## violet
==> flow/design.v (excerpt) <==
module sensor_if(input sens_active,reset,clk,output passed);
reg [255-1:0] shift_reg;
reg compleated,uninterupted;
  always @(posedge clk) begin
  if(~reset && sens_active && ~uninterupted)begin
      shift_reg <= {shift_reg[255-2:0], sens_active};
      if(shift_reg[255-1])begin
        uninterupted = 1;
        shift_reg <= 0;
      end
    end  
    if(~reset && uninterupted && ~sens_active)begin
      shift_reg <= {shift_reg[255-2:0], ~sens_active};
    end if(uninterupted && shift_reg[255-1] && ~sens_active) begin
      compleated = 1;
    end
    if(reset) begin
      shift_reg <= 0;
      compleated = 0;
      uninterupted = 0;
    end
  end
  assign passed = compleated;
endmodule
==> flow/config.mk <==
export PLATFORM = sky130hd
export DESIGN_NAME = sensor_if
export DESIGN_NICKNAME = sensor_if
export VERILOG_FILES = /design/flow/design.v
export SDC_FILE = /design/flow/constraint.sdc
export NUM_CORES = 4
export LEC_CHECK = 0
export ABC_AREA = 1
export CAP_MARGIN = 30
export CELL_PAD_IN_SITES_GLOBAL_PLACEMENT = 3
export CORE_MARGIN = 2
export CORE_UTILIZATION = 40
export CTS_CLUSTER_DIAMETER = 22
export CTS_CLUSTER_SIZE = 37
export MIN_ROUTING_LAYER = met2
export SLEW_MARGIN = 20
==> flow/constraint.sdc <==
create_clock -name core_clock -period 1.91 [get_ports {clk}]
set_input_delay 0.3820 -clock core_clock [delete_from_list [all_inputs] [get_ports {clk}]]
set_output_delay 0.3820 -clock core_clock [all_outputs]
set_load 0.01 [all_outputs]
run.sh (not shown) runs the stock make flow with config.mk's settings and CLKGATE_MAP_FILE=.
violet did not make it past global placement without I/O (3_1_place_gp_skip_io), where a tool error ended it.
[inputs] tundra vs violet
# violet
export LEC_CHECK = 0
export ABC_AREA = 1
export CAP_MARGIN = 30
export CELL_PAD_IN_SITES_GLOBAL_PLACEMENT = 3
export CORE_MARGIN = 2
export CORE_UTILIZATION = 40
export CTS_CLUSTER_DIAMETER = 22
export CTS_CLUSTER_SIZE = 37
export MIN_ROUTING_LAYER = met2
export SLEW_MARGIN = 20
create_clock -name core_clock -period 1.91 [get_ports {clk}]
# tundra
export LEC_CHECK = 0
export CAP_MARGIN = 20
export CORE_MARGIN = 2
export CORE_UTILIZATION = 40
export SLEW_MARGIN = 20
create_clock -name core_clock -period 5.0 [get_ports {clk}]
## What came out
- Total core area (tundra vs. violet) decreases by more than a quarter
- Cell total in the yosys stat output | tundra below violet
- Going from violet to tundra, gate count of the mapped netlist shrank by 1,668; total die size shrank by about 40%; net count after synthesis shrank by 59%; post-synthesis share of cell area spent on and, or, nand and nor gates shrank by 44 points.
- In summary, tundra completed successfully, with a layout that passed the timing, design-rule and antenna checks.
- Comparing violet and tundra, the lower placement row count is on tundra.
- The fraction of synthesized cell area in xor and xnor cells of violet and that of tundra are within noise of each other.
Input changes introduced in sierra (baseline for comparison: tundra):
# tundra
export LEC_CHECK = 0
export CAP_MARGIN = 20
export CORE_MARGIN = 2
export CORE_UTILIZATION = 40
export SLEW_MARGIN = 20
create_clock -name core_clock -period 5.0 [get_ports {clk}]
# sierra
export LEC_CHECK = 0
export CAP_MARGIN = 20
export CORE_MARGIN = 2
export CORE_UTILIZATION = 18
export SLEW_MARGIN = 20
create_clock -name core_clock -period 6.12 [get_ports {clk}]
- Delta (sierra minus tundra): count of buffering cells on the critical path with inverters included went down by 1; signal arrival time at the worst endpoint went up by 0.51 ns; clock network fraction of total power went down by 1.0 points; final worst slack went up by 0.61 ns.
Edits applied to the flow inputs when going from sierra to umber:
# sierra
export LEC_CHECK = 0
export CAP_MARGIN = 20
export CORE_MARGIN = 2
export CORE_UTILIZATION = 18
export SLEW_MARGIN = 20
create_clock -name core_clock -period 6.12 [get_ports {clk}]
# umber
export LEC_CHECK = 0
export ABC_AREA = 1
export CAP_MARGIN = 20
export CORE_MARGIN = 2
export CORE_UTILIZATION = 72
export SLEW_MARGIN = 20
create_clock -name core_clock -period 1.45 [get_ports {clk}]
==> comparison <==
The final reports for umber and sierra show share of the core filled with cells in the final layout higher in the former. [compare] base=sierra new=umber: share of the cycle needed by the critical path after routing now larger, cell total after placement rose 1,215. Worst hold slack: umber and sierra compared, higher one is umber. Power ended up 470% higher on umber than on sierra.

========
sensor_if again, from the RTL that the note above started with.
export LEC_CHECK = 0
export ABC_AREA = 1
export CAP_MARGIN = 20
export CORE_MARGIN = 2
export CORE_UTILIZATION = 62
export CTS_CLUSTER_SIZE = 100
export SLEW_MARGIN = 20
export TNS_END_PERCENT = 10
create_clock -name core_clock -period 3.78 [get_ports {clk}]
The baseline ran to the end with no violations.
Next try:
- ABC_AREA: 1 -> not set
- CORE_UTILIZATION: 62 -> 40
- CTS_CLUSTER_SIZE: 100 -> not set
- TNS_END_PERCENT: 10 -> not set
- clock period: 3.78 -> 2.57 ns (I/O delays scaled with it)
- worst setup slack gets worse by 650 ps
- via count drops by 55%
- wire length falls by about 50%
- cell area goes down by 38%
- combinational power went down by 81%
- synthesized area shrinks by 41%
- total power came out higher by about 9%
- sequential share of layout area increases by 19 points
- hold slack is worse by 36 ps
Next try:
- CORE_UTILIZATION: 40 -> 72
- PLACE_DENSITY: not set -> 0.4
- SETUP_SLACK_MARGIN: not set -> 0.19
- clock period: 2.57 -> 1.43 ns (I/O delays scaled with it)
The changed run completed and failed the layout checks on setup timing. Synthesized area stays the same. Worst setup slack got worse by 780 ps. Non-clock buffer count is higher by 57. Design area goes up by roughly a tenth. Power went up by well over a third. Die size came out lower by well over a third. Worst hold slack got worse by 300 ps. Via count grows by about a fifth.
Power figures rest on the tool's default switching activity, not on a simulated workload.
